### design.v
`timescale 1ns / 1ps
module FIR(
    input clk,
    input reset,
    input enable_fir,
    input signed [15:0] fir_data_in,
    output reg signed [31:0] fir_data_out 
    );
    reg signed [15:0] buff0, buff1, buff2, buff3, buff4, buff5, buff6, buff7, buff8, buff9, buff10, buff11, buff12, buff13, buff14;
    wire signed [15:0] tap0, tap1, tap2, tap3, tap4, tap5, tap6, tap7, tap8, tap9, tap10, tap11, tap12, tap13, tap14; 
    reg signed [31:0] acc0, acc1, acc2, acc3, acc4, acc5, acc6, acc7, acc8, acc9, acc10, acc11, acc12, acc13, acc14; 
    assign tap0 = 16'hfe64;
    assign tap1 = 16'hfc8a; 
    assign tap2 = 16'hfc04; 
    assign tap3 = 16'hff93; 
    assign tap4 = 16'h0883; 
    assign tap5 = 16'h14ef; 
    assign tap6 = 16'h1ff7; 
    assign tap7 = 16'h2463; 
    assign tap8 = 16'h1ff7; 
    assign tap9 = 16'h14ef;
    assign tap10 = 16'h0883; 
    assign tap11 = 16'hff93; 
    assign tap12 = 16'hfc04; 
    assign tap13 = 16'hfc8a; 
    assign tap14 = 16'hfe64;
	always @ (posedge clk)
        begin
            if(enable_fir == 1'b1)
                begin
                    buff0 <= fir_data_in;
                    acc0 <= tap0 * buff0;
                    buff1 <= buff0;  
                    acc1 <= tap1 * buff1;
                    buff2 <= buff1; 
                    acc2 <= tap2 * buff2;
                    buff3 <= buff2;     
                    acc3 <= tap3 * buff3;
                    buff4 <= buff3;  
                    acc4 <= tap4 * buff4;
                    buff5 <= buff4; 
                    acc5 <= tap5 * buff5;
                    buff6 <= buff5;  
                    acc6 <= tap6 * buff6;
                    buff7 <= buff6; 
                    acc7 <= tap7 * buff7;
                    buff8 <= buff7;  
                    acc8 <= tap8 * buff8;
                    buff9 <= buff8;     
                    acc9 <= tap9 * buff9;
                    buff10 <= buff9;   
                    acc10 <= tap10 * buff10;
                    buff11 <= buff10;    
                    acc11 <= tap11 * buff11;
                    buff12 <= buff11;    
                    acc12 <= tap12 * buff12;
                    buff13 <= buff12;  
                    acc13 <= tap13 * buff13;  
                    buff14 <= buff13;  
                    acc14 <= tap14 * buff14;  
                end
        end   
    always @ (posedge clk) 
        begin
            if (enable_fir == 1'b1)
                begin
                    fir_data_out <= acc0 + acc1 + acc2 + acc3 + acc4 + acc5 + acc6 + acc7 + acc8 + acc9 + acc10 + acc11 + acc12 + acc13 + acc14;
                end
        end 
endmodule
`timescale 1 ns / 1 ps
module AXIS_FIR_v1_0_S_AXIS #
    (
        parameter integer C_S_AXIS_TDATA_WIDTH	= 16
    )
    (
        input wire [3:0] s_axis_tkeep,
        output reg enable_fir,
        output reg [C_S_AXIS_TDATA_WIDTH-1 : 0] fir_data_in,
        input wire  S_AXIS_ACLK,
        input wire  S_AXIS_ARESETN,
        output wire  S_AXIS_TREADY,
        input wire [C_S_AXIS_TDATA_WIDTH-1 : 0] S_AXIS_TDATA,
        input wire [(C_S_AXIS_TDATA_WIDTH/8)-1 : 0] S_AXIS_TSTRB,
        input wire  S_AXIS_TLAST,
        input wire  S_AXIS_TVALID
    );
    function integer clogb2 (input integer bit_depth);
        begin
            for(clogb2=0; bit_depth>0; clogb2=clogb2+1)
                bit_depth = bit_depth >> 1;
        end
    endfunction
    localparam NUMBER_OF_INPUT_WORDS  = 8;
    localparam bit_num  = clogb2(NUMBER_OF_INPUT_WORDS-1);
    parameter [1:0] IDLE        = 1'b0,  
                    WRITE_FIFO  = 1'b1;  
    reg axis_tready;
    reg mst_exec_state; 
    genvar byte_index;   
    wire fifo_wren;
    reg fifo_full_flag;
    reg [bit_num-1:0] write_pointer;
    reg writes_done;
    assign S_AXIS_TREADY = axis_tready;
    always @ (posedge S_AXIS_ACLK) 
        begin  
            if (!S_AXIS_ARESETN) 
                begin
                  mst_exec_state <= IDLE;
                  axis_tready <= 1'b0;
                end  
            else
                case (mst_exec_state)
                    IDLE: 
                        if (S_AXIS_TVALID)
                            begin
                                mst_exec_state <= WRITE_FIFO;
                                axis_tready <= 1'b1;  
                            end
                        else
                            begin
                                mst_exec_state <= IDLE;
                                axis_tready <= 1'b0;  
                            end
                    WRITE_FIFO: 
                        if (writes_done)
                            begin
                                mst_exec_state <= IDLE;
                            end
                        else
                            begin
                                mst_exec_state <= WRITE_FIFO;
                            end
                endcase
        end
    always@(posedge S_AXIS_ACLK)
        begin
            if(!S_AXIS_ARESETN)
                begin
                    write_pointer <= 0;
                    writes_done <= 1'b0;
                end  
            else
                if (write_pointer <= NUMBER_OF_INPUT_WORDS-1)
                    begin
                        if (fifo_wren)
                            begin
                                write_pointer <= write_pointer + 1;
                                writes_done <= 1'b0;
                            end
                        if ((write_pointer == NUMBER_OF_INPUT_WORDS-1)|| S_AXIS_TLAST)
                            begin
                                writes_done <= 1'b1;
                            end
                    end  
        end
    assign fifo_wren = S_AXIS_TVALID && axis_tready;
    generate 
        for (byte_index=0; byte_index<= (C_S_AXIS_TDATA_WIDTH/8-1); byte_index=byte_index+1)
            begin:FIFO_GEN
                reg  [(C_S_AXIS_TDATA_WIDTH/4)-1:0] stream_data_fifo [0 : NUMBER_OF_INPUT_WORDS-1];
                always @ (posedge S_AXIS_ACLK)
                    begin
                        if (fifo_wren) 
                            begin
                                stream_data_fifo[write_pointer] <= S_AXIS_TDATA[(byte_index*8+7) -: 8];
                            end  
                    end  
            end		
    endgenerate
    always @ (posedge S_AXIS_ACLK)
        begin  
            if (!S_AXIS_ARESETN)
                begin 
                    enable_fir <= 1'b0;
                    fir_data_in <= 16'd0;
                end
            else if (fifo_wren)
                begin
                    enable_fir <= 1'b1;
                    fir_data_in <= S_AXIS_TDATA;
                end
            else 
                begin 
                    enable_fir <= enable_fir;
                    fir_data_in <= fir_data_in;
                end
        end  
endmodule
`timescale 1ns / 1ps
module AXIS_FIR_v1_0_M_AXIS #
    (
        parameter integer C_M_AXIS_TDATA_WIDTH	= 32,
        parameter integer C_M_START_COUNT	= 32
    )
	(
        output reg [3:0] m_axis_tkeep,
        input wire enable_fir,
        input wire [C_M_AXIS_TDATA_WIDTH-1 : 0] fir_data_out,
        input wire  M_AXIS_ACLK,
        input wire  M_AXIS_ARESETN,
        output wire  M_AXIS_TVALID,
        output wire [C_M_AXIS_TDATA_WIDTH-1 : 0] M_AXIS_TDATA,
        output wire [(C_M_AXIS_TDATA_WIDTH/8)-1 : 0] M_AXIS_TSTRB,
        output wire  M_AXIS_TLAST,
        input wire  M_AXIS_TREADY 
	);
	localparam NUMBER_OF_OUTPUT_WORDS = 8;                                               
	function integer clogb2 (input integer bit_depth);                                   
        begin                                                                              
            for(clogb2=0; bit_depth>0; clogb2=clogb2+1)                                      
                bit_depth = bit_depth >> 1;                                                    
        end                                                                                
	endfunction                                                                          
	localparam integer WAIT_COUNT_BITS = clogb2(C_M_START_COUNT-1);                      
	localparam bit_num  = clogb2(NUMBER_OF_OUTPUT_WORDS);                                
	parameter [1:0] IDLE          = 2'b00,  
	                INIT_COUNTER  = 2'b01,  
	                SEND_STREAM   = 2'b10;  
	reg [1:0] mst_exec_state;  
	reg [bit_num-1:0] read_pointer;                                                      
	reg [WAIT_COUNT_BITS-1 : 0] count;
	wire axis_tvalid;
	reg axis_tvalid_delay;
	wire axis_tlast;
	reg axis_tlast_delay;
	reg [C_M_AXIS_TDATA_WIDTH-1 : 0] stream_data_out;
	wire tx_en;
	reg tx_done;
	assign M_AXIS_TVALID = axis_tvalid_delay;
	assign M_AXIS_TDATA	 = stream_data_out;
	assign M_AXIS_TLAST	 = axis_tlast_delay;
	assign M_AXIS_TSTRB	 = {(C_M_AXIS_TDATA_WIDTH/8){1'b1}};
    always @(posedge M_AXIS_ACLK)                                             
        begin                                                                     
            if (!M_AXIS_ARESETN)                                                    
                begin                                                                 
                    mst_exec_state <= IDLE;                                             
                    count    <= 0;                                                      
                end                                                                   
            else                                                                    
                case (mst_exec_state)                                                 
                    IDLE:                                                               
                                mst_exec_state <= INIT_COUNTER;                              
                    INIT_COUNTER:                                                       
                        if (count == C_M_START_COUNT - 1)                               
                            begin                                                           
                                mst_exec_state <= SEND_STREAM;                               
                            end                                                             
                        else                                                              
                            begin                                                           
                                count <= count + 1;                                           
                                mst_exec_state <= INIT_COUNTER;                              
                            end                                                             
                    SEND_STREAM:                                                        
                        if (tx_done)                                                      
                            begin                                                           
                                mst_exec_state <= INIT_COUNTER;
                                count <= 0;                                     
                            end                                                             
                        else                                                              
                            begin                                                           
                                mst_exec_state <= SEND_STREAM;                                
                            end                                                             
                endcase                                                               
        end                                                                       
    assign axis_tvalid = (mst_exec_state != IDLE);
	assign axis_tlast = (read_pointer == NUMBER_OF_OUTPUT_WORDS-1);                                
    always @(posedge M_AXIS_ACLK)                                                                  
        begin                                                                                          
            if (!M_AXIS_ARESETN)                                                                         
                begin                                                                                      
                    axis_tvalid_delay <= 1'b0;                                                               
                    axis_tlast_delay <= 1'b0;                                                                
                end                                                                                        
            else                                                                                         
                begin                                                                                      
                    axis_tvalid_delay <= axis_tvalid;                                                        
                    axis_tlast_delay <= axis_tlast;                                                          
                end                                                                                        
        end                                                                                            
    always@(posedge M_AXIS_ACLK)                                               
        begin                                                                            
            if(!M_AXIS_ARESETN)                                                            
                begin                                                                        
                    read_pointer <= 0;                                                         
                    tx_done <= 1'b0;                                                           
                end                                                                          
            else                                                                           
            if (read_pointer <= NUMBER_OF_OUTPUT_WORDS-1)                                
                begin                                                                      
                    if (tx_en)                                                               
                        begin                                                                  
                            read_pointer <= read_pointer + 1;                                    
                            tx_done <= 1'b0;                                                     
                        end                                                                    
                end                                                                        
            else if (read_pointer == NUMBER_OF_OUTPUT_WORDS)                             
                begin                                                                      
                    tx_done <= 1'b1;   
                    read_pointer <= 0;  
                end                                                                        
        end                                                                              
	assign tx_en = M_AXIS_TREADY && axis_tvalid;   
    always @( posedge M_AXIS_ACLK )                  
        begin                                            
            if(!M_AXIS_ARESETN)                            
                begin                                        
                    stream_data_out <= 1;                      
                end                                          
            else if (tx_en) 
                begin                                        
                    stream_data_out <= fir_data_out;  
                end                                          
        end                                              
    always @ (posedge M_AXIS_ACLK)
        begin
            if (enable_fir == 1'b1 && M_AXIS_ARESETN == 1'b1)
                begin
                    m_axis_tkeep <= 4'hf;
                end
            else
                begin
                    m_axis_tkeep <= 4'h0;
                end
        end    
endmodule
`timescale 1 ns / 1 ps
module AXIS_FIR_v1_0 # 
    (
        parameter integer C_S_AXIS_TDATA_WIDTH	= 16,
        parameter integer C_M_AXIS_TDATA_WIDTH	= 32,
        parameter integer C_M_AXIS_START_COUNT	= 32
    )
    (
        input wire [3:0] s_axis_tkeep,
        output wire [3:0] m_axis_tkeep,
        input wire  s_axis_aclk,
        input wire  s_axis_aresetn,
        output wire  s_axis_tready,
        input wire [C_S_AXIS_TDATA_WIDTH-1 : 0] s_axis_tdata,
        input wire [(C_S_AXIS_TDATA_WIDTH/8)-1 : 0] s_axis_tstrb,
        input wire  s_axis_tlast,
        input wire  s_axis_tvalid,
        input wire  m_axis_aclk,
        input wire  m_axis_aresetn,
        output wire  m_axis_tvalid,
        output wire [C_M_AXIS_TDATA_WIDTH-1 : 0] m_axis_tdata,
        output wire [(C_M_AXIS_TDATA_WIDTH/8)-1 : 0] m_axis_tstrb,
        output wire  m_axis_tlast,
        input wire  m_axis_tready
    );
    wire [C_S_AXIS_TDATA_WIDTH-1 : 0] fir_data_in;
    wire [C_M_AXIS_TDATA_WIDTH-1 : 0] fir_data_out;
    wire enable_fir;
    AXIS_FIR_v1_0_S_AXIS # ( 
        .C_S_AXIS_TDATA_WIDTH(C_S_AXIS_TDATA_WIDTH)
    ) AXIS_FIR_v1_0_S_AXIS_inst (
        .s_axis_tkeep(s_axis_tkeep),
        .enable_fir(enable_fir),
        .fir_data_in(fir_data_in),
        .S_AXIS_ACLK(s_axis_aclk),
        .S_AXIS_ARESETN(s_axis_aresetn),
        .S_AXIS_TREADY(s_axis_tready),
        .S_AXIS_TDATA(s_axis_tdata),
        .S_AXIS_TSTRB(s_axis_tstrb),
        .S_AXIS_TLAST(s_axis_tlast),
        .S_AXIS_TVALID(s_axis_tvalid)
    );
    AXIS_FIR_v1_0_M_AXIS # ( 
        .C_M_AXIS_TDATA_WIDTH(C_M_AXIS_TDATA_WIDTH),
        .C_M_START_COUNT(C_M_AXIS_START_COUNT)
    ) AXIS_FIR_v1_0_M_AXIS_inst (
        .m_axis_tkeep(m_axis_tkeep),
        .enable_fir(enable_fir),
        .fir_data_out(fir_data_out),
        .M_AXIS_ACLK(s_axis_aclk),
        .M_AXIS_ARESETN(s_axis_aresetn),
        .M_AXIS_TVALID(m_axis_tvalid),
        .M_AXIS_TDATA(m_axis_tdata),
        .M_AXIS_TSTRB(m_axis_tstrb),
        .M_AXIS_TLAST(m_axis_tlast),
        .M_AXIS_TREADY(m_axis_tready)
    );
    FIR LPF_FIR_inst (
        .clk(s_axis_aclk),
        .reset(s_axis_aresetn),
        .enable_fir(enable_fir),
        .fir_data_in(fir_data_in),  
        .fir_data_out(fir_data_out)  
    );
endmodule
### run.sh
#!/bin/bash
# the make line also repeats each setting of config.mk as NAME=value (left out here)
make -C /OpenROAD-flow-scripts/flow DESIGN_CONFIG=/design/flow/config.mk WORK_HOME=/design/flow/orfs CLKGATE_MAP_FILE= finish
### config.mk
export PLATFORM = sky130hd
export DESIGN_NAME = AXIS_FIR_v1_0
export DESIGN_NICKNAME = AXIS_FIR_v1_0
export VERILOG_FILES = /design/flow/design.v
export SDC_FILE = /design/flow/constraint.sdc
export NUM_CORES = 4
export LEC_CHECK = 0
export CAP_MARGIN = 15
export CORE_MARGIN = 2
export CORE_UTILIZATION = 72
export HOLD_SLACK_MARGIN = -0.08
export MAX_ROUTING_LAYER = met4
export SLEW_MARGIN = 40
### constraint.sdc
create_clock -name core_clock -period 5.52 [get_ports {s_axis_aclk}]
set_input_delay 1.1040 -clock core_clock [delete_from_list [all_inputs] [get_ports {s_axis_aclk}]]
set_output_delay 1.1040 -clock core_clock [all_outputs]
set_load 0.01 [all_outputs]
==> changes_impl.md, run 1 <==
## Implementation

- Fmax: 162 MHz
- Util after Layout: 84.0%
- Placed inst area: 88300 um^2
- Grt ovf: 0
- R2r worst-path depth: 23
- Xor/xnor share: 4.58%
- Synth top area cells: fa_1 28%, edfxtp_1 24%, ha_1 20%
- Final worst slack: -656 ps
- Post-Synthesis Cells: 7357
- CTS Buf Count: 83
- Max stage delay on crit path: 580 ps
- Startpoint types: flop
- Primary FF master, synth: edfxtp_1
- Routed WL per cell: 21.3 um
- Slowest stage cell on the critical path: fa_1
- WP buf/inv: 7
- Total global-route track usage: 36.9%
- Die height: 340 um
- WP data arrival: 6610 ps
- Area growth, synth to finish: 16.2%
- Crit-path max FO: 3
- Critical path depth in cells: 23
- I/O Buffers: 59
- Worst hold path endpoint: LPF_FIR_inst.buff0[10]
- DRC Markers: 0
- Post-route ant nets: 0
- Status: finished with violations
- Worst path top cell family by delay: adder cells
- Root buf cell: clkbuf_16
- First-pass GRT wire length: 317000 um
- Die Width: 340 um
- Hold path start: AXIS_FIR_v1_0_S_AXIS_inst.fir_data_in[10]
- Async set-reset flop share out of synthesis: 0%
- Initial antenna violation count: 6
- Worst r2r dst: LPF_FIR_inst.acc6[21]
- Ys flops: 717
- DR iter-0 viols: 4198
- Clock latency on the worst-skew pair: 690 ps
- Hold Path Depth: 0
- Worst hold margin: 434 ps
- Clock transition at path regs: 60 ps
- Syn Area/Cell: 11.0 um^2
- Sequential area share after synthesis: 25.7%
- Number of global-route vias before repair: 58000
- Yosys cell count: 7357
- Synth cell count leaders: 2026 x inv_1, 1288 x ha_1, 1137 x fa_1
- RSZ-0062 raised after global routing: true
- Core box area: 112000 um^2
- CP most frequent cell: fa_1
- DR pass1 iterations: 5
- Simple Share, Synth: 4.79%
- Nets: 10600
- Dominant cell type by area after synthesis: fa_1
- CTS Buffer Depth: 3
- Main logic family: adder cells
- Yosys cell types: 77
- CTS tree: done
- Fa+ha+maj area frac: 47.9%
- CP startpoint: LPF_FIR_inst.buff6[7]
- Synth warnings: 3
- Fin area: 94300 um^2
- FF-to-FF setup slack: -660 ps
- Vias per cell: 5.69
- Routed WL: 207000 um
- Worst slew pin tran: 820 ps
- Num Clock Sinks: 717
- GPL Wtd Cong: 0.974
- Mux frac, synth: 0.535%
- Critical path required time: 5960 ps
- Top-area cell share: 28.1%
- Largest net degree at the start of global routing: 175
- Rows: 123
- Count leader, synth: inv_1
- Final Max-Slew Violation Tally: 0
- Yosys stat area: 81100 um^2
- Dpl hpwl: 163000 um
- H-tree Lvls: 3
- # IOs: 72
- CP endpoint: LPF_FIR_inst.acc6[21]
- Vias: 55500
- Synth Area in Compound Gates: 6.88%
- Floorplan core density: 72.3%
- MaxCap Viol Count: 0
- Slew HR: 45.3%
- Log Warnings: 119
- Final Skew: 28.8 ps
- Chip Area: 115000 um^2
- Hold Fails Final Rpt: 0
- Layout Check Fails: negative setup slack
- CP Class: flop to flop
- FF-to-FF Start: LPF_FIR_inst.buff6[7]
- Number of enable flip-flop cells: 647
- Syn Std Cell Area: 81100 um^2
- Hold Path Class: flop to flop
- Final setup violation count: 56
- Setup tns final: -13790 ps
- CP endpoint kind: flop
- Period minus WS final: 6180 ps
- Period utilisation layout: 112%
- Critical-path cell list: buf_6 > fa_1 > inv_2 > fa_1 > fa_1 > inv_2 > fa_1 > fa_1 > inv_1 > fa_1 > inv_2 > ha_4 > a2111o_1 > a31o_2 > a22oi_2 > o21ai_2 > buf_4 > buf_6 > a21oi_4 > o21ai_2 > o21a_1 > nor2_2 > xnor2_1
layout make-up:
type	instances	area [um^2]
multi-input cells	4573	54800
flip-flops and latches	717	20800
fillers	6140	17900
inverters	2026	7620
repair buffers	770	6370
clock buffers	98	2270
well taps	1500	1880
clock inverters	54	532
diodes	7	17.5
layer usage:
metal  vias up  track usage, %  wire (um)
li1      25200               -          -
met1     27900            48.6      83500
met2      1903            59.8     102000
met3       448            4.82      13200
met4         0            12.4       8720
met5         -               -          0
repair_timing:
item,4_1_cts,5_1_grt
hold buffers,0,0
pin swaps,136,258
gates resized,205,265
setup buffers,71,101
gates cloned,0,0
endpoints found under the setup margin,62,84
metrics by stage:
stage / setup WS [ps] / cells
finish: -656 / 9745
global route: -822 / 9744
CTS: -520 / 9666
detailed placement: -738 / 9454
global placement: -590 / 9452
floorplan: -521 / 7360
==> inputs of run 2 (changes only) <==
- ABC_AREA: not set -> 1
- CAP_MARGIN: 15 -> 20
- HOLD_SLACK_MARGIN: -0.08 -> not set
- MAX_ROUTING_LAYER: met4 -> not set
- PLACE_DENSITY_LB_ADDON: not set -> 0.02
- SLEW_MARGIN: 40 -> 20
- clock period: 5.52 -> 5.27 ns (I/O delays scaled with it)
==> run 2 against run 1 <==
  * The layout still fails its checks (negative setup slack)
  * Synthesized cell count increased by 29%
  * Maximum frequency is 13% higher
  * Non-clock buffer count shrank 259
  * Worst hold slack got worse by 15 ps
  * Critical path depth is 5 lower
  * Die size rose by 8.1%
  * Sequential share of layout area down 1.1 points
  * Sequential cell count is the same
  * Design area up 5.4%
  * Global-route usage grew 3.7 points
  * Largest cell class unchanged
  * Highest routed layer is now met5
==> changes_impl.md, run 2 <==
## Implementation

- Status: finished with violations (unchanged)
- Layout Check Fails: negative setup slack (unchanged)
- Crit-path max FO: 5 (was 3)
- Clock latency on the worst-skew pair: 710 ps (was 690 ps)
- # IOs: 72 (unchanged)
- Number of global-route vias before repair: 70100 (was 58000)
- Die height: 353 um (was 340 um)
- Syn Std Cell Area: 87800 um^2 (was 81100 um^2)
- Worst slew pin tran: 984 ps (was 820 ps)
- Final Skew: 34.1 ps (was 28.8 ps)
- CTS Buffer Depth: 3 (unchanged)
- Main logic family: adder cells (unchanged)
- Yosys stat area: 87800 um^2 (was 81100 um^2)
- Fa+ha+maj area frac: 44.3% (was 47.9%)
- CTS Buf Count: 84 (was 83)
- H-tree Lvls: 3 (unchanged)
- Worst hold margin: 419 ps (was 434 ps)
- Fmax: 183 MHz (was 162 MHz)
- Simple Share, Synth: 12.9% (was 4.79%)
- Core box area: 121000 um^2 (was 112000 um^2)
- Startpoint types: flop (unchanged)
- Routed WL: 259000 um (was 207000 um)
- Total global-route track usage: 40.7% (was 36.9%)
- CTS tree: done (unchanged)
- DR iter-0 viols: 7734 (was 4198)
- Slew HR: 34.4% (was 45.3%)
- Final Max-Slew Violation Tally: 0 (unchanged)
- Top-area cell share: 25.9% (was 28.1%)
- Synth Area in Compound Gates: 4.64% (was 6.88%)
- Synth cell count leaders: 2576 x inv_1, 1508 x nand2_1, 1288 x ha_1 (was 2026 x inv_1, 1288 x ha_1, 1137 x fa_1)
- Mux frac, synth: 0.0257% (was 0.535%)
- Area growth, synth to finish: 13.3% (was 16.2%)
- Hold path start: AXIS_FIR_v1_0_S_AXIS_inst.fir_data_in[8] (was AXIS_FIR_v1_0_S_AXIS_inst.fir_data_in[10])
- Hold Fails Final Rpt: 0 (unchanged)
- Vias per cell: 5.83 (was 5.69)
- Yosys cell types: 50 (was 77)
- Initial antenna violation count: 9 (was 6)
- FF-to-FF Start: LPF_FIR_inst.buff6[14] (was LPF_FIR_inst.buff6[7])
- CP endpoint: LPF_FIR_inst.acc6[22] (was LPF_FIR_inst.acc6[21])
- Root buf cell: clkbuf_16 (unchanged)
- Post-route ant nets: 0 (unchanged)
- Slowest stage cell on the critical path: fa_1 (unchanged)
- Num Clock Sinks: 717 (unchanged)
- Non-filler instance count after layout: 11800 (was 9745)
- Period minus WS final: 5450 ps (was 6180 ps)
- CP startpoint: LPF_FIR_inst.buff6[14] (was LPF_FIR_inst.buff6[7])
- Hold Path Class: flop to flop (unchanged)
- CP Class: flop to flop (unchanged)
- DR pass1 iterations: 8 (was 5)
- WP data arrival: 5890 ps (was 6610 ps)
- Nets: 12500 (was 10600)
- Die Width: 353 um (was 340 um)
- Dominant cell type by area after synthesis: fa_1 (unchanged)
- Hold Path Depth: 0 (unchanged)
- Max stage delay on crit path: 590 ps (was 580 ps)
- GPL Wtd Cong: 1.01 (was 0.974)
- Critical path required time: 5710 ps (was 5960 ps)
- Async set-reset flop share out of synthesis: 0% (unchanged)
- Chip Area: 125000 um^2 (was 115000 um^2)
- Final setup violation count: 29 (was 56)
- Rows: 128 (was 123)
- Synth warnings: 3 (unchanged)
- Critical-path cell list: fa_1 > fa_1 > inv_2 > fa_1 > inv_2 > fa_1 > fa_1 > inv_2 > fa_2 > inv_2 > ha_4 > buf_6 > nand2_8 > buf_4 > nor3_4 > nand4_1 > nand4_1 > nand2_1 (was buf_6 > fa_1 > inv_2 > fa_1 > fa_1 > inv_2 > fa_1 > fa_1 > inv_1 > fa_1 > inv_2 > ha_4 > a2111o_1 > a31o_2 > a22oi_2 > o21ai_2 > buf_4 > buf_6 > a21oi_4 > o21ai_2 > o21a_1 > nor2_2 > xnor2_1)
- Placed cell count: 11500 (was 9454)
- Period utilisation layout: 103% (was 112%)
- Yosys cell count: 9506 (was 7357)
- Critical path depth in cells: 18 (was 23)
- Clock transition at path regs: 60 ps (about the same)
- Dpl hpwl: 205000 um (was 163000 um)
- R2r worst-path depth: 18 (was 23)
- Post-Synthesis Cells: 9506 (was 7357)
- Ys flops: 717 (unchanged)
- Log Warnings: 118 (was 119)
- Floorplan core density: 72.3% (about the same)
- Largest net degree at the start of global routing: 145 (was 175)
- Syn Area/Cell: 9.23 um^2 (was 11.0 um^2)
- Xor/xnor share: 3.20% (was 4.58%)
- Sequential area share after synthesis: 23.7% (was 25.7%)
- Final worst slack: -183 ps (was -656 ps)
- Routed WL per cell: 22.0 um (was 21.3 um)
- RSZ-0062 raised after global routing: true (unchanged)
- Worst r2r dst: LPF_FIR_inst.acc6[22] (was LPF_FIR_inst.acc6[21])
- Worst path top cell family by delay: adder cells (unchanged)
- WP buf/inv: 6 (was 7)
- CP most frequent cell: fa_1 (unchanged)
- Vias: 68600 (was 55500)
- Worst hold path endpoint: LPF_FIR_inst.buff0[8] (was LPF_FIR_inst.buff0[10])
- Grt ovf: 0 (unchanged)
- DRC Markers: 0 (unchanged)
- Count leader, synth: inv_1 (unchanged)
- FF-to-FF setup slack: -180 ps (was -660 ps)
- First-pass GRT wire length: 387000 um (was 317000 um)
- CP endpoint kind: flop (unchanged)
- Number of enable flip-flop cells: 647 (unchanged)
- MaxCap Viol Count: 0 (unchanged)
- Primary FF master, synth: edfxtp_1 (unchanged)
- I/O Buffers: 59 (unchanged)
- Synth top area cells: fa_1 26%, edfxtp_1 22%, ha_1 18% (was fa_1 28%, edfxtp_1 24%, ha_1 20%)
==> run 2: area by class of cell <==
cell class | count | area, um^2
clock buffers | 95 | 2260
fillers | 7317 | 22000
inverters | 2584 | 9720
well taps | 1625 | 2030
clock inverters | 61 | 767
multi-input cells | 6179 | 59500
flip-flops and latches | 717 | 20800
repair buffers | 511 | 4260
diodes | 2 | 5.00
==> run 2: stage by stage <==
| step | util (%) | setup TNS, ps | setup slack (ps) | instance area, um^2 |
|---|---|---|---|---|
| 6_report | 81.9 | -2160 | -183 | 99400 |
| 5_1_grt | 81.9 | -8520 | -278 | 99400 |
| 4_1_cts | 79.6 | 0 | 0.296 | 96700 |
| 3_5_place_dp | 76.8 | -3020 | -156 | 93200 |
| 3_3_place_gp | 76.8 | -424 | -103 | 93200 |
| 2_1_floorplan | - | -1910 | -173 | 88100 |
==> run 2: per-layer routing <==
| metal | track usage (%) | part of all wire (%) | wire [um] | vias to the layer above |
|---|---|---|---|---|
| met1 | 53.3 | 38 | 97600 | 33500 |
| met5 | 0 | 0.034 | 87 | - |
| met3 | 8.26 | 9.6 | 24800 | 857 |
| met2 | 66.7 | 47 | 122000 | 3578 |
| li1 | - | - | - | 30700 |
| met4 | 16.6 | 5.6 | 14500 | 14 |
==> run 2: what timing repair did <==
action | CTS | global route
gates resized | 71 | 544
buffers inserted | 23 | 86
hold buffers | 0 | 0
pin swaps | 12 | 227
endpoints found under the hold margin | 0 | 0
gates cloned | 0 | 1
endpoints found under the setup margin | 50 | 93
==> inputs of run 3 (changes only) <==
- ABC_AREA: 1 -> not set
- CAP_MARGIN: 20 -> 15
- CTS_CLUSTER_DIAMETER: not set -> 28
- CTS_CLUSTER_SIZE: not set -> 44
- HOLD_SLACK_MARGIN: not set -> 0.28
- PLACE_DENSITY_LB_ADDON: 0.02 -> not set
- SETUP_SLACK_MARGIN: not set -> 1.99
- clock period: 5.27 -> 6.8 ns (I/O delays scaled with it)
==> run 3 against run 2 <==
  * Now clean on timing, DRC and antenna
  * Sequential share of layout area up 0.15 points
  * Design area fell by 0.71%
  * Die size down 7.5%
  * Worst hold slack better by 11 ps
  * Count of clock-buffer cells in the layout rose by 111
  * Register-to-register slack better by 500 ps
  * Largest cell class unchanged
  * Highest routed layer unchanged
==> changes_impl.md, run 3 <==
## Implementation

- Ys flops: 717 (unchanged)
- CP most frequent cell: fa_1 (unchanged)
- First-pass GRT wire length: 337000 um (was 387000 um)
- Initial antenna violation count: 11 (was 9)
- Sequential area share after synthesis: 25.7% (was 23.7%)
- Hold Path Depth: 0 (unchanged)
- DR pass1 iterations: 8 (unchanged)
- CTS Buf Count: 185 (was 84)
- Synth top area cells: fa_1 28%, edfxtp_1 24%, ha_1 20% (was fa_1 26%, edfxtp_1 22%, ha_1 18%)
- Nets: 10500 (was 12500)
- Simple Share, Synth: 4.79% (was 12.9%)
- Clock latency on the worst-skew pair: 850 ps (was 710 ps)
- WP buf/inv: 4 (was 6)
- Status: finished clean (was finished with violations)
- Primary FF master, synth: edfxtp_1 (unchanged)
- CP endpoint kind: flop (unchanged)
- Synth warnings: 3 (unchanged)
- Top-area cell share: 28.1% (was 25.9%)
- Placed cell count: 8943 (was 11500)
- Vias per cell: 6.16 (was 5.83)
- Area growth, synth to finish: 21.7% (was 13.3%)
- Yosys stat area: 81100 um^2 (was 87800 um^2)
- Yosys cell count: 7357 (was 9506)
- DR iter-0 viols: 5960 (was 7734)
- Yosys cell types: 77 (was 50)
- Fin area: 98700 um^2 (was 99400 um^2)
- CP endpoint: LPF_FIR_inst.acc6[30] (was LPF_FIR_inst.acc6[22])
- Setup tns final: 0 ps (was -2160 ps)
- WP data arrival: 7020 ps (was 5890 ps)
- H-tree Lvls: 4 (was 3)
- Syn Area/Cell: 11.0 um^2 (was 9.23 um^2)
- RSZ-0062 raised after global routing: true (unchanged)
- Fmax: 154 MHz (was 183 MHz)
- Grt ovf: 0 (unchanged)
- Period utilisation layout: 95.3% (was 103%)
- Num Clock Sinks: 717 (unchanged)
- Dpl hpwl: 154000 um (was 205000 um)
- Async set-reset flop share out of synthesis: 0% (unchanged)
- Total global-route track usage: 38.4% (was 40.7%)
- Vias: 60000 (was 68600)
- CP Class: flop to flop (unchanged)
- FF-to-FF setup slack: 320 ps (was -180 ps)
- Die Width: 340 um (was 353 um)
- Routed WL: 250000 um (was 259000 um)
- GPL Wtd Cong: 0.957 (was 1.01)
- Number of global-route vias before repair: 60700 (was 70100)
- Hold Path Class: flop to flop (unchanged)
- Critical path depth in cells: 20 (was 18)
- Clock transition at path regs: 50 ps (was 60 ps)
- Critical-path cell list: buf_6 > buf_6 > fa_2 > fa_1 > fa_1 > fa_1 > fa_1 > inv_2 > fa_1 > inv_2 > ha_4 > nand3_4 > a2111oi_4 > a22oi_2 > o21ai_2 > nand4_1 > a2111o_1 > nor2b_4 > o31a_1 > xnor2_1 (was fa_1 > fa_1 > inv_2 > fa_1 > inv_2 > fa_1 > fa_1 > inv_2 > fa_2 > inv_2 > ha_4 > buf_6 > nand2_8 > buf_4 > nor3_4 > nand4_1 > nand4_1 > nand2_1)
- CTS Buffer Depth: 3 (unchanged)
- Crit-path max FO: 4 (was 5)
- Rows: 123 (was 128)
- Log Warnings: 124 (was 118)
- Final setup violation count: 0 (was 29)
- MaxCap Viol Count: 0 (unchanged)
- Max stage delay on crit path: 640 ps (was 590 ps)
- Worst hold path endpoint: LPF_FIR_inst.buff0[6] (was LPF_FIR_inst.buff0[8])
- Worst r2r dst: LPF_FIR_inst.acc6[30] (was LPF_FIR_inst.acc6[22])
- Die height: 340 um (was 353 um)
- Floorplan core density: 72.3% (about the same)
- Xor/xnor share: 4.58% (was 3.20%)
- Largest net degree at the start of global routing: 176 (was 145)
- FF-to-FF Start: LPF_FIR_inst.buff6[5] (was LPF_FIR_inst.buff6[14])
- Critical path required time: 7350 ps (was 5710 ps)
- Core box area: 112000 um^2 (was 121000 um^2)
- # IOs: 72 (unchanged)
- FILL cells: 4948 (was 7317)
- Worst hold margin: 430 ps (was 419 ps)
- Chip Area: 115000 um^2 (was 125000 um^2)
- Number of enable flip-flop cells: 647 (unchanged)
- Startpoint types: flop (unchanged)
- Post-Synthesis Cells: 7357 (was 9506)
- Main logic family: adder cells (unchanged)
- Final Skew: 49.9 ps (was 34.1 ps)
- I/O Buffers: 59 (unchanged)
- Worst slew pin tran: 1170 ps (was 984 ps)
- Non-filler instance count after layout: 9737 (was 11800)
- Post-route ant nets: 0 (unchanged)
- R2r worst-path depth: 20 (was 18)
- CP startpoint: LPF_FIR_inst.buff6[5] (was LPF_FIR_inst.buff6[14])
- Fa+ha+maj area frac: 47.9% (was 44.3%)
- Dominant cell type by area after synthesis: fa_1 (unchanged)
- Hold path start: AXIS_FIR_v1_0_S_AXIS_inst.fir_data_in[6] (was AXIS_FIR_v1_0_S_AXIS_inst.fir_data_in[8])
- Slew HR: 21.2% (was 34.4%)
- Mux frac, synth: 0.535% (was 0.0257%)
- CTS tree: done (unchanged)
- Period minus WS final: 6480 ps (was 5450 ps)
- Synth cell count leaders: 2026 x inv_1, 1288 x ha_1, 1137 x fa_1 (was 2576 x inv_1, 1508 x nand2_1, 1288 x ha_1)
- Hold Fails Final Rpt: 0 (unchanged)
- Worst path top cell family by delay: adder cells (unchanged)
- Count leader, synth: inv_1 (unchanged)
- Slowest stage cell on the critical path: fa_1 (unchanged)
- Final Max-Slew Violation Tally: 0 (unchanged)
- Placed inst area: 84500 um^2 (was 93200 um^2)
- Synth Area in Compound Gates: 6.88% (was 4.64%)
- Syn Std Cell Area: 81100 um^2 (was 87800 um^2)
- Routed WL per cell: 25.6 um (was 22.0 um)
- Root buf cell: clkbuf_16 (unchanged)
- DRC Markers: 0 (unchanged)
==> run 3: final cells by class <==
cell class | count | area, um^2 | share of cell area, %
antenna | 7 | 17.5 | 0.0177
clock buffer | 206 | 4770 | 4.83
clock inverter | 142 | 1980 | 2.01
inverter | 2026 | 7630 | 7.73
multi-input combinational | 4573 | 56700 | 57.4
sequential | 717 | 20800 | 21.1
tap | 1500 | 1880 | 1.90
timing repair buffer | 566 | 4940 | 5.00
==> run 3: per-layer routing <==
layer	GRT usage [%]	share of wire [%]
met1	49.0	35
met2	63.0	46
met4	20.3	8.9
met3	7.31	10
met5	0	0.020
==> run 3: per-stage QoR <==
stage          util [%]  setup slack [ps]
6_report           88.0               321
5_1_grt            88.0               182
4_1_cts            85.4               614
3_5_place_dp       75.3               226
3_3_place_gp       75.3               291
2_1_floorplan         -               765
==> run 3: what timing repair did <==
item / CTS / global route
resized: 471 / 387
setup endpoints to repair: 135 / 144
buffers inserted: 295 / 144
pin swaps: 272 / 283
hold buffers: 0 / 0
==> inputs of run 4 (changes only) <==
- ABC_AREA: not set -> 1
- CAP_MARGIN: 15 -> 20
- CTS_CLUSTER_DIAMETER: 28 -> 201
- CTS_CLUSTER_SIZE: 44 -> 14
- HOLD_SLACK_MARGIN: 0.28 -> not set
- PLACE_DENSITY_LB_ADDON: not set -> 0.28
- SETUP_SLACK_MARGIN: 1.99 -> not set
- clock period: 6.8 -> 4.93 ns (I/O delays scaled with it)
==> run 4 against run 3 <==
  * The layout now fails its checks (negative setup slack)
  * Final cell count grew 23%
  * Critical path type unchanged
  * Area after synthesis increased by 8.2%
  * Global-route usage rose by 4.7 points
==> changes_impl.md, run 4 <==
## Implementation

- CTS Buf Count: 57 (was 185)
- Period minus WS final: 6140 ps (was 6480 ps)
- Top-area cell share: 25.9% (was 28.1%)
- Dpl hpwl: 213000 um (was 154000 um)
- Core box area: 121000 um^2 (was 112000 um^2)
- Number of global-route vias before repair: 73300 (was 60700)
- Area growth, synth to finish: 16.7% (was 21.7%)
- Floorplan core density: 72.3% (about the same)
- Final Skew: 49.5 ps (was 49.9 ps)
- GPL Wtd Cong: 1.04 (was 0.957)
- Synth Area in Compound Gates: 4.64% (was 6.88%)
- Clock transition at path regs: 90 ps (was 50 ps)
- CP endpoint: LPF_FIR_inst.acc8[19] (was LPF_FIR_inst.acc6[30])
- WP buf/inv: 7 (was 4)
- Post-route ant nets: 0 (unchanged)
- Fmax: 163 MHz (was 154 MHz)
- Grt ovf: 0 (unchanged)
- Initial antenna violation count: 16 (was 11)
- Startpoint types: flop (unchanged)
- Nets: 12800 (was 10500)
- Xor/xnor share: 3.20% (was 4.58%)
- Primary FF master, synth: edfxtp_1 (unchanged)
- FF-to-FF setup slack: -1210 ps (was 320 ps)
- CP startpoint: LPF_FIR_inst.buff8[6] (was LPF_FIR_inst.buff6[5])
- Worst slew pin tran: 1120 ps (was 1170 ps)
- Crit-path max FO: 5 (was 4)
- Yosys stat area: 87800 um^2 (was 81100 um^2)
- Routed WL: 288000 um (was 250000 um)
- Critical path depth in cells: 22 (was 20)
- Rows: 128 (was 123)
- Slowest stage cell on the critical path: fa_1 (unchanged)
- Worst path top cell family by delay: adder cells (unchanged)
- Syn Area/Cell: 9.23 um^2 (was 11.0 um^2)
- Log Warnings: 122 (was 124)
- CP most frequent cell: fa_1 (unchanged)
- Critical-path cell list: buf_4 > buf_4 > ha_1 > inv_1 > fa_1 > inv_1 > fa_1 > inv_1 > fa_1 > inv_1 > fa_1 > fa_1 > ha_4 > nand2_1 > nand2_1 > a21oi_2 > buf_4 > nand2_1 > nand2_1 > nand3_2 > nor2_1 > nor2_1 (was buf_6 > buf_6 > fa_2 > fa_1 > fa_1 > fa_1 > fa_1 > inv_2 > fa_1 > inv_2 > ha_4 > nand3_4 > a2111oi_4 > a22oi_2 > o21ai_2 > nand4_1 > a2111o_1 > nor2b_4 > o31a_1 > xnor2_1)
- Routed WL per cell: 24.0 um (was 25.6 um)
- Layout Check Fails: negative setup slack
- Yosys cell types: 50 (was 77)
- Slew HR: 25.1% (was 21.2%)
- Async set-reset flop share out of synthesis: 0% (unchanged)
- Num Clock Sinks: 717 (unchanged)
- Synth warnings: 3 (unchanged)
- Sequential area share after synthesis: 23.7% (was 25.7%)
- RSZ-0062 raised after global routing: true (unchanged)
- Fa+ha+maj area frac: 44.3% (was 47.9%)
- Yosys cell count: 9506 (was 7357)
- Ys flops: 717 (unchanged)
- Final setup violation count: 110 (was 0)
- CP Class: flop to flop (unchanged)
- R2r worst-path depth: 22 (was 20)
- Hold Path Class: flop to flop (unchanged)
- CTS Buffer Depth: 3 (unchanged)
- Synth top area cells: fa_1 26%, edfxtp_1 22%, ha_1 18% (was fa_1 28%, edfxtp_1 24%, ha_1 20%)
- Hold path start: AXIS_FIR_v1_0_S_AXIS_inst.fir_data_in[0] (was AXIS_FIR_v1_0_S_AXIS_inst.fir_data_in[6])
- CTS tree: done (unchanged)
- Vias: 72200 (was 60000)
- Util after Layout: 84.4% (was 88.0%)
- Synth cell count leaders: 2576 x inv_1, 1508 x nand2_1, 1288 x ha_1 (was 2026 x inv_1, 1288 x ha_1, 1137 x fa_1)
- Root buf cell: clkbuf_16 (unchanged)
- Main logic family: adder cells (unchanged)
- # IOs: 72 (unchanged)
- Final worst slack: -1210 ps (was 321 ps)
- DR pass1 iterations: 14 (was 8)
- Period utilisation layout: 125% (was 95.3%)
- Mux frac, synth: 0.0257% (was 0.535%)
- MaxCap Viol Count: 0 (unchanged)
- First-pass GRT wire length: 410000 um (was 337000 um)
- Worst r2r dst: LPF_FIR_inst.acc8[19] (was LPF_FIR_inst.acc6[30])
- DR iter-0 viols: 8386 (was 5960)
- H-tree Lvls: 2 (was 4)
- I/O Buffers: 59 (unchanged)
- Worst hold path endpoint: LPF_FIR_inst.buff0[0] (was LPF_FIR_inst.buff0[6])
- Max stage delay on crit path: 890 ps (was 640 ps)
- Hold Fails Final Rpt: 0 (unchanged)
- Clock latency on the worst-skew pair: 730 ps (was 850 ps)
- WP data arrival: 6600 ps (was 7020 ps)
- Final Max-Slew Violation Tally: 0 (unchanged)
- Largest net degree at the start of global routing: 129 (was 176)
- Chip Area: 125000 um^2 (was 115000 um^2)
- Dominant cell type by area after synthesis: fa_1 (unchanged)
- Hold Path Depth: 0 (unchanged)
- Die Width: 353 um (was 340 um)
- Status: finished with violations (was finished clean)
- CP endpoint kind: flop (unchanged)
- Post-Synthesis Cells: 9506 (was 7357)
- Total global-route track usage: 43.2% (was 38.4%)
- Syn Std Cell Area: 87800 um^2 (was 81100 um^2)
- Count leader, synth: inv_1 (unchanged)
- Vias per cell: 6.01 (was 6.16)
- Critical path required time: 5390 ps (was 7350 ps)
- Setup tns final: -43770 ps (was 0 ps)
- Number of enable flip-flop cells: 647 (unchanged)
- Die height: 353 um (was 340 um)
- Simple Share, Synth: 12.9% (was 4.79%)
- FF-to-FF Start: LPF_FIR_inst.buff8[6] (was LPF_FIR_inst.buff6[5])
- DRC Markers: 0 (unchanged)
-- run 4: repair_timing --
action,in CTS,in global routing
pin swaps,311,383
setup endpoints to repair,103,119
setup buffers,88,73
gates resized,557,601
hold buffers,0,0
-- run 4: layout make-up --
class                           count  area (um^2)
Antenna cell                        5         12.5
Clock buffer                       95         1590
Clock inverter                      2         32.5
Fill cell                        6706        19000
Inverter                         2584         9750
Multi-Input combinational cell   6179        61600
Sequential cell                   717        20800
Tap cell                         1625         2030
Timing Repair Buffer              793         6620
-- run 4: layer usage --
layer  track usage [%]  up-vias  share of wire [%]
li1                  -    31200                  -
met1              54.7    34800                 35
met2              70.4     4713                 46
met3              8.43     1501                 11
met4              23.4       20                8.0
met5                 0        -              0.061
-- run 4: stage by stage --
stage	setup WS (ps)	instances	cell area, um^2	hold slack [ps]
5_1_grt	-1300	12000	102000	453
2_1_floorplan	-485	9509	88300	409
6_report	-1210	12000	102000	432
3_5_place_dp	-495	11700	95300	416
4_1_cts	-348	11900	99800	431
3_3_place_gp	-383	11700	95300	413
==> inputs of run 5 (changes only) <==
- ABC_AREA: 1 -> not set
- CELL_PAD_IN_SITES_DETAIL_PLACEMENT: not set -> 0
- CORE_ASPECT_RATIO: not set -> 1.69
- CORE_UTILIZATION: 72 -> 56
- CTS_CLUSTER_DIAMETER: 201 -> not set
- CTS_CLUSTER_SIZE: 14 -> not set
- GPL_ROUTABILITY_DRIVEN: not set -> 1
- MAX_ROUTING_LAYER: not set -> met5
- MIN_ROUTING_LAYER: not set -> met2
- PLACE_DENSITY_LB_ADDON: 0.28 -> 0.12
- SETUP_SLACK_MARGIN: not set -> 0.97
- clock period: 4.93 -> 4.73 ns (I/O delays scaled with it)
==> run 5 against run 4 <==
  * The layout still fails its checks (negative setup slack)
  * Utilization fell by 12 points
  * Highest routed layer unchanged
  * Non-clock buffer count rose by 525
  * Design area rose by 1.3%
  * Synthesized cell count fell by 23%
  * Wire length fell by 16%
==> changes_impl.md, run 5 <==
## Implementation

- Status: finished with violations (unchanged)
- Layout Check Fails: negative setup slack (unchanged)
- MaxCap Viol Count: 0 (unchanged)
- Fa+ha+maj area frac: 47.9% (was 44.3%)
- Total global-route track usage: 48.0% (was 43.2%)
- CP startpoint: LPF_FIR_inst.buff6[5] (was LPF_FIR_inst.buff8[6])
- Simple Share, Synth: 4.79% (was 12.9%)
- Die Width: 297 um (was 353 um)
- Main logic family: adder cells (unchanged)
- DRC Markers: 0 (unchanged)
- Clock transition at path regs: 70 ps (was 90 ps)
- Primary FF master, synth: edfxtp_1 (unchanged)
- Rows: 181 (was 128)
- GPL Wtd Cong: 1.02 (was 1.04)
- Vias per cell: 7.32 (was 6.01)
- Period minus WS final: 6120 ps (was 6140 ps)
- CP endpoint: LPF_FIR_inst.acc6[21] (was LPF_FIR_inst.acc8[19])
- Crit-path max FO: 4 (was 5)
- Root buf cell: clkbuf_16 (unchanged)
- WP data arrival: 6580 ps (was 6600 ps)
- Critical-path cell list: buf_4 > fa_1 > inv_2 > fa_1 > fa_1 > inv_1 > fa_1 > fa_1 > inv_1 > fa_1 > inv_2 > ha_4 > a2111o_1 > a31o_2 > a22oi_2 > o21ai_2 > buf_4 > buf_4 > a21oi_4 > o21ai_2 > o21a_1 > nor2_1 > xnor2_1 (was buf_4 > buf_4 > ha_1 > inv_1 > fa_1 > inv_1 > fa_1 > inv_1 > fa_1 > inv_1 > fa_1 > fa_1 > ha_4 > nand2_1 > nand2_1 > a21oi_2 > buf_4 > nand2_1 > nand2_1 > nand3_2 > nor2_1 > nor2_1)
- CP Class: flop to flop (unchanged)
- Grt ovf: 0 (unchanged)
- Placed cell count: 10200 (was 11700)
- Period utilisation layout: 129% (was 125%)
- Pre-CTS WS: -1480 ps (was -495 ps)
- Largest net degree at the start of global routing: 101 (was 129)
- Num Clock Sinks: 717 (unchanged)
- CP endpoint kind: flop (unchanged)
- Final Skew: 46.4 ps (was 49.5 ps)
- Mux frac, synth: 0.535% (was 0.0257%)
- Yosys cell types: 77 (was 50)
- Dominant cell type by area after synthesis: fa_1 (unchanged)
- Synth top area cells: fa_1 28%, edfxtp_1 24%, ha_1 20% (was fa_1 26%, edfxtp_1 22%, ha_1 18%)
- CTS Buf Count: 79 (was 57)
- H-tree Lvls: 3 (was 2)
- Routed WL: 241000 um (was 288000 um)
- Synth cell count leaders: 2026 x inv_1, 1288 x ha_1, 1137 x fa_1 (was 2576 x inv_1, 1508 x nand2_1, 1288 x ha_1)
- Hold Path Class: flop to flop (unchanged)
- Final setup violation count: 124 (was 110)
- FF-to-FF Start: LPF_FIR_inst.buff6[5] (was LPF_FIR_inst.buff8[6])
- Hold buffer count at cts: 0 (unchanged)
- Slowest stage cell on the critical path: fa_1 (unchanged)
- Final Max-Slew Violation Tally: 0 (unchanged)
- Worst r2r dst: LPF_FIR_inst.acc6[21] (was LPF_FIR_inst.acc8[19])
- Slew HR: 38.8% (was 25.1%)
- Synth Area in Compound Gates: 6.88% (was 4.64%)
- Core box area: 144000 um^2 (was 121000 um^2)
- RSZ-0062 raised after global routing: true (unchanged)
- WP buf/inv: 7 (unchanged)
- Top-area cell share: 28.1% (was 25.9%)
- DR pass1 iterations: 14 (unchanged)
- Util after Layout: 72.2% (was 84.4%)
- Hold Fails Final Rpt: 0 (unchanged)
- CTS tree: done (unchanged)
- Yosys cell count: 7357 (was 9506)
- Worst path top cell family by delay: adder cells (unchanged)
- # IOs: 72 (unchanged)
- Chip Area: 148000 um^2 (was 125000 um^2)
- Startpoint types: flop (unchanged)
- Non-filler instance count after layout: 10700 (was 12000)
- DR iter-0 viols: 16200 (was 8386)
- Worst hold path endpoint: LPF_FIR_inst.buff0[14] (was LPF_FIR_inst.buff0[0])
- Xor/xnor share: 4.58% (was 3.20%)
- Clock latency on the worst-skew pair: 750 ps (was 730 ps)
- Worst slew pin tran: 914 ps (was 1120 ps)
- Post-route ant nets: 0 (unchanged)
- Synth warnings: 3 (unchanged)
- Routed WL per cell: 22.4 um (was 24.0 um)
- FF-to-FF setup slack: -1390 ps (was -1210 ps)
- Critical path depth in cells: 23 (was 22)
- First-pass GRT wire length: 359000 um (was 410000 um)
- Hold path start: AXIS_FIR_v1_0_S_AXIS_inst.fir_data_in[14] (was AXIS_FIR_v1_0_S_AXIS_inst.fir_data_in[0])
- Syn Std Cell Area: 81100 um^2 (was 87800 um^2)
- Async set-reset flop share out of synthesis: 0% (unchanged)
- Number of global-route vias before repair: 89300 (was 73300)
- Sequential area share after synthesis: 25.7% (was 23.7%)
- Area growth, synth to finish: 27.9% (was 16.7%)
- Post-Synthesis Cells: 7357 (was 9506)
- Ys flops: 717 (unchanged)
- Dpl hpwl: 190000 um (was 213000 um)
- Yosys stat area: 81100 um^2 (was 87800 um^2)
- R2r worst-path depth: 23 (was 22)
- CP most frequent cell: fa_1 (unchanged)
- Fmax: 164 MHz (was 163 MHz)
- I/O Buffers: 59 (unchanged)
- Nets: 11200 (was 12800)
- CTS Buffer Depth: 3 (unchanged)
- Log Warnings: 116 (was 122)
- Number of enable flip-flop cells: 647 (unchanged)
- Initial antenna violation count: 3 (was 16)
- Vias: 78600 (was 72200)
- Max stage delay on crit path: 550 ps (was 890 ps)
- Count leader, synth: inv_1 (unchanged)
- Floorplan core density: 56.4% (was 72.3%)
- Final worst slack: -1390 ps (was -1210 ps)
- Critical path required time: 5200 ps (was 5390 ps)
- Die height: 499 um (was 353 um)
- Hold Path Depth: 0 (unchanged)
- Syn Area/Cell: 11.0 um^2 (was 9.23 um^2)
==> run 5: per-stage QoR <==
step	hold slack, ps	setup TNS (ps)	area, um^2
detailed placement	418	-87450	92300
finish	435	-88840	104000
global route	448	-107430	104000
CTS	438	-77380	99400
floorplan	408	-318050	82300
global placement	411	-83220	92300
==> run 5: repair_timing <==
item,CTS,global route
pin swaps,360,375
endpoints found under the setup margin,260,276
buffers inserted,173,133
gates resized,631,638
==> run 5: cell type report <==
type | instances | area, um^2
diodes | 32 | 80.1
clock buffers | 93 | 2100
clock inverters | 54 | 704
fillers | 10300 | 40000
inverters | 2026 | 7630
multi-input cells | 4573 | 58800
flip-flops and latches | 717 | 20800
well taps | 1921 | 2400
repair buffers | 1318 | 11200
==> run 5: metal layers <==
layer	up-vias	share of wire (%)	GRT usage [%]
met1	28600	0	-
met3	2780	33	52.5
li1	26200	-	-
met4	40	14	14.7
met2	21000	52	64.0
met5	-	0.63	7.01
==> inputs of run 6 (changes only) <==
- CAP_MARGIN: 20 -> 15
- CELL_PAD_IN_SITES_DETAIL_PLACEMENT: 0 -> not set
- CORE_ASPECT_RATIO: 1.69 -> not set
- CORE_UTILIZATION: 56 -> 72
- GPL_ROUTABILITY_DRIVEN: 1 -> not set
- HOLD_SLACK_MARGIN: not set -> -0.08
- MAX_ROUTING_LAYER: met5 -> not set
- MIN_ROUTING_LAYER: met2 -> not set
- PLACE_DENSITY: not set -> 0.64
- PLACE_DENSITY_LB_ADDON: 0.12 -> not set
- SETUP_SLACK_MARGIN: 0.97 -> -0.3
- SLEW_MARGIN: 20 -> 5
- clock period: 4.73 -> 5.35 ns (I/O delays scaled with it)
==> run 6 against run 5 <==
  * Global-route usage decreased by 12 points
  * Register-to-register slack improved by 590 ps
  * Critical path type unchanged
  * Critical endpoint unchanged
  * The layout still fails its checks (negative setup slack)
  * Via count decreased by 29%
  * Critical path depth unchanged
  * Maximum frequency decreased by 0.54%
  * Setup slack improved by 590 ps
  * Count of clock-buffer cells in the layout increased by 4
  * First-iteration DRC count decreased by 75%
  * Sequential share of layout area increased by 2.2 points
  * Largest cell class unchanged
  * Design area decreased by 9.9%
  * Worst hold slack improved by 4.4 ps
==> changes_impl.md, run 6 <==
## Implementation

- Total global-route track usage: 36.4% (was 48.0%)
- Placed cell count: 9539 (was 10200)
- Die height: 340 um (was 499 um)
- Post-Synthesis Cells: 7357 (unchanged)
- Slew HR: 29.6% (was 38.8%)
- Dpl hpwl: 166000 um (was 190000 um)
- Hold Path Class: flop to flop (unchanged)
- GRT met2 Usage: 59.9% (was 64.0%)
- Dominant cell type by area after synthesis: fa_1 (unchanged)
- Top-area cell share: 28.1% (unchanged)
- CP Class: flop to flop (unchanged)
- FF-to-FF setup slack: -800 ps (was -1390 ps)
- Sequential area share after synthesis: 25.7% (unchanged)
- Initial antenna violation count: 17 (was 3)
- Yosys cell types: 77 (unchanged)
- CP endpoint: LPF_FIR_inst.acc6[21] (unchanged)
- Number of global-route vias before repair: 59200 (was 89300)
- DR iter-0 viols: 4119 (was 16200)
- MaxCap Viol Count: 0 (unchanged)
- CTS Buf Count: 86 (was 79)
- Routed WL: 206000 um (was 241000 um)
- Log Warnings: 124 (was 116)
- WP buf/inv: 7 (unchanged)
- Async set-reset flop share out of synthesis: 0% (unchanged)
- Yosys stat area: 81100 um^2 (unchanged)
- Worst slew pin tran: 1060 ps (was 914 ps)
- Syn Area/Cell: 11.0 um^2 (unchanged)
- Worst r2r dst: LPF_FIR_inst.acc6[21] (unchanged)
- Max stage delay on crit path: 520 ps (was 550 ps)
- Hold buffer count at cts: 0 (unchanged)
- WP data arrival: 6560 ps (was 6580 ps)
- Final worst slack: -799 ps (was -1390 ps)
- I/O Buffers: 59 (unchanged)
- Util after Layout: 83.4% (was 72.2%)
- Startpoint types: flop (unchanged)
- R2r worst-path depth: 23 (unchanged)
- RSZ-0062 raised after global routing: true (unchanged)
- Rows: 123 (was 181)
- FF-to-FF Start: LPF_FIR_inst.buff6[7] (was LPF_FIR_inst.buff6[5])
- Yosys cell count: 7357 (unchanged)
- Final Max-Slew Violation Tally: 0 (unchanged)
- Primary FF master, synth: edfxtp_1 (unchanged)
- Largest net degree at the start of global routing: 174 (was 101)
- Main logic family: adder cells (unchanged)
- Critical path depth in cells: 23 (unchanged)
- Worst path top cell family by delay: adder cells (unchanged)
- Final setup violation count: 79 (was 124)
- CP most frequent cell: fa_1 (unchanged)
- Final Skew: 36.8 ps (was 46.4 ps)
- Count leader, synth: inv_1 (unchanged)
- Chip Area: 115000 um^2 (was 148000 um^2)
- Hold Fails Final Rpt: 0 (unchanged)
- CTS Buffer Depth: 3 (unchanged)
- Critical path required time: 5760 ps (was 5200 ps)
- Ys flops: 717 (unchanged)
- CP startpoint: LPF_FIR_inst.buff6[7] (was LPF_FIR_inst.buff6[5])
- Hold path start: AXIS_FIR_v1_0_S_AXIS_inst.fir_data_in[7] (was AXIS_FIR_v1_0_S_AXIS_inst.fir_data_in[14])
- Floorplan core density: 72.3% (was 56.4%)
- Xor/xnor share: 4.58% (unchanged)
- Core box area: 112000 um^2 (was 144000 um^2)
- Layout Check Fails: negative setup slack (unchanged)
- Post-route ant nets: 0 (unchanged)
- Period utilisation layout: 115% (was 129%)
- Synth top area cells: fa_1 28%, edfxtp_1 24%, ha_1 20% (unchanged)
- CP endpoint kind: flop (unchanged)
- CTS tree: done (unchanged)
- Number of enable flip-flop cells: 647 (unchanged)
- GPL Wtd Cong: 0.961 (was 1.02)
- Hold Path Depth: 0 (unchanged)
- Crit-path max FO: 5 (was 4)
- Setup tns final: -23520 ps (was -88840 ps)
- Worst hold path endpoint: LPF_FIR_inst.buff0[7] (was LPF_FIR_inst.buff0[14])
- DR pass1 iterations: 6 (was 14)
- Nets: 10600 (was 11200)
- Syn Std Cell Area: 81100 um^2 (unchanged)
- Root buf cell: clkbuf_16 (unchanged)
- Grt ovf: 0 (unchanged)
- Num Clock Sinks: 717 (unchanged)
- Synth warnings: 3 (unchanged)
- Clock transition at path regs: 60 ps (was 70 ps)
- DRC Markers: 0 (unchanged)
- Slowest stage cell on the critical path: edfxtp_1 (was fa_1)
- Vias per cell: 5.69 (was 7.32)
- Synth Area in Compound Gates: 6.88% (unchanged)
- # IOs: 72 (unchanged)
- Status: finished with violations (unchanged)
- Vias: 55600 (was 78600)
- Mux frac, synth: 0.535% (unchanged)
- Non-filler instance count after layout: 9769 (was 10700)
- Met1 usage: 48.8% (was 0%)
- Fa+ha+maj area frac: 47.9% (unchanged)
- Die Width: 340 um (was 297 um)
- Fmax: 163 MHz (was 164 MHz)
- H-tree Lvls: 3 (unchanged)
- Critical-path cell list: buf_6 > fa_1 > inv_2 > fa_1 > fa_1 > inv_1 > fa_1 > fa_1 > inv_1 > fa_1 > inv_2 > ha_4 > a2111o_1 > a31o_2 > a22oi_2 > o21ai_2 > buf_4 > buf_6 > a21oi_4 > o21ai_2 > o21a_1 > nor2_2 > xnor2_1 (was buf_4 > fa_1 > inv_2 > fa_1 > fa_1 > inv_1 > fa_1 > fa_1 > inv_1 > fa_1 > inv_2 > ha_4 > a2111o_1 > a31o_2 > a22oi_2 > o21ai_2 > buf_4 > buf_4 > a21oi_4 > o21ai_2 > o21a_1 > nor2_1 > xnor2_1)
- Simple Share, Synth: 4.79% (unchanged)
- Area growth, synth to finish: 15.3% (was 27.9%)
- Period minus WS final: 6150 ps (was 6120 ps)
- Routed WL per cell: 21.1 um (was 22.4 um)
- Synth cell count leaders: 2026 x inv_1, 1288 x ha_1, 1137 x fa_1 (unchanged)
- Met3 GRT Util: 5.59% (was 52.5%)
- Clock latency on the worst-skew pair: 690 ps (was 750 ps)
- First-pass GRT wire length: 322000 um (was 359000 um)
- GRT busiest layer: met2 (unchanged)
==> run 6: layer usage <==
layer  part of all wire [%]  up-vias
met3                    6.7      482
met5                  0.069        -
li1                       -    25300
met4                    4.7       20
met1                     40    27900
met2                     48     1919
==> run 6: layout make-up <==
| cell class | instances | area, um^2 |
|---|---|---|
| clock buffer | 97 | 2240 |
| tap | 1500 | 1880 |
| inverter | 2026 | 7620 |
| clock inverter | 62 | 678 |
| fill | 6303 | 18600 |
| multi-input combinational | 4573 | 54000 |
| sequential | 717 | 20800 |
| timing repair buffer | 791 | 6310 |
| antenna | 3 | 7.51 |
==> run 6: stage by stage <==
step	hold WS, ps	setup WS [ps]	cell area, um^2
final	439	-799	93500
after global routing	439	-993	93500
after CTS	437	-657	92500
after detailed placement	419	-915	88800
after global placement	412	-733	88800
after floorplan	408	-691	81400
==> run 6: repair_timing <==
action / 4_1_cts / 5_1_grt
pin swaps: 73 / 129
setup buffers: 43 / 57
setup endpoints to repair: 54 / 69
gates resized: 131 / 183
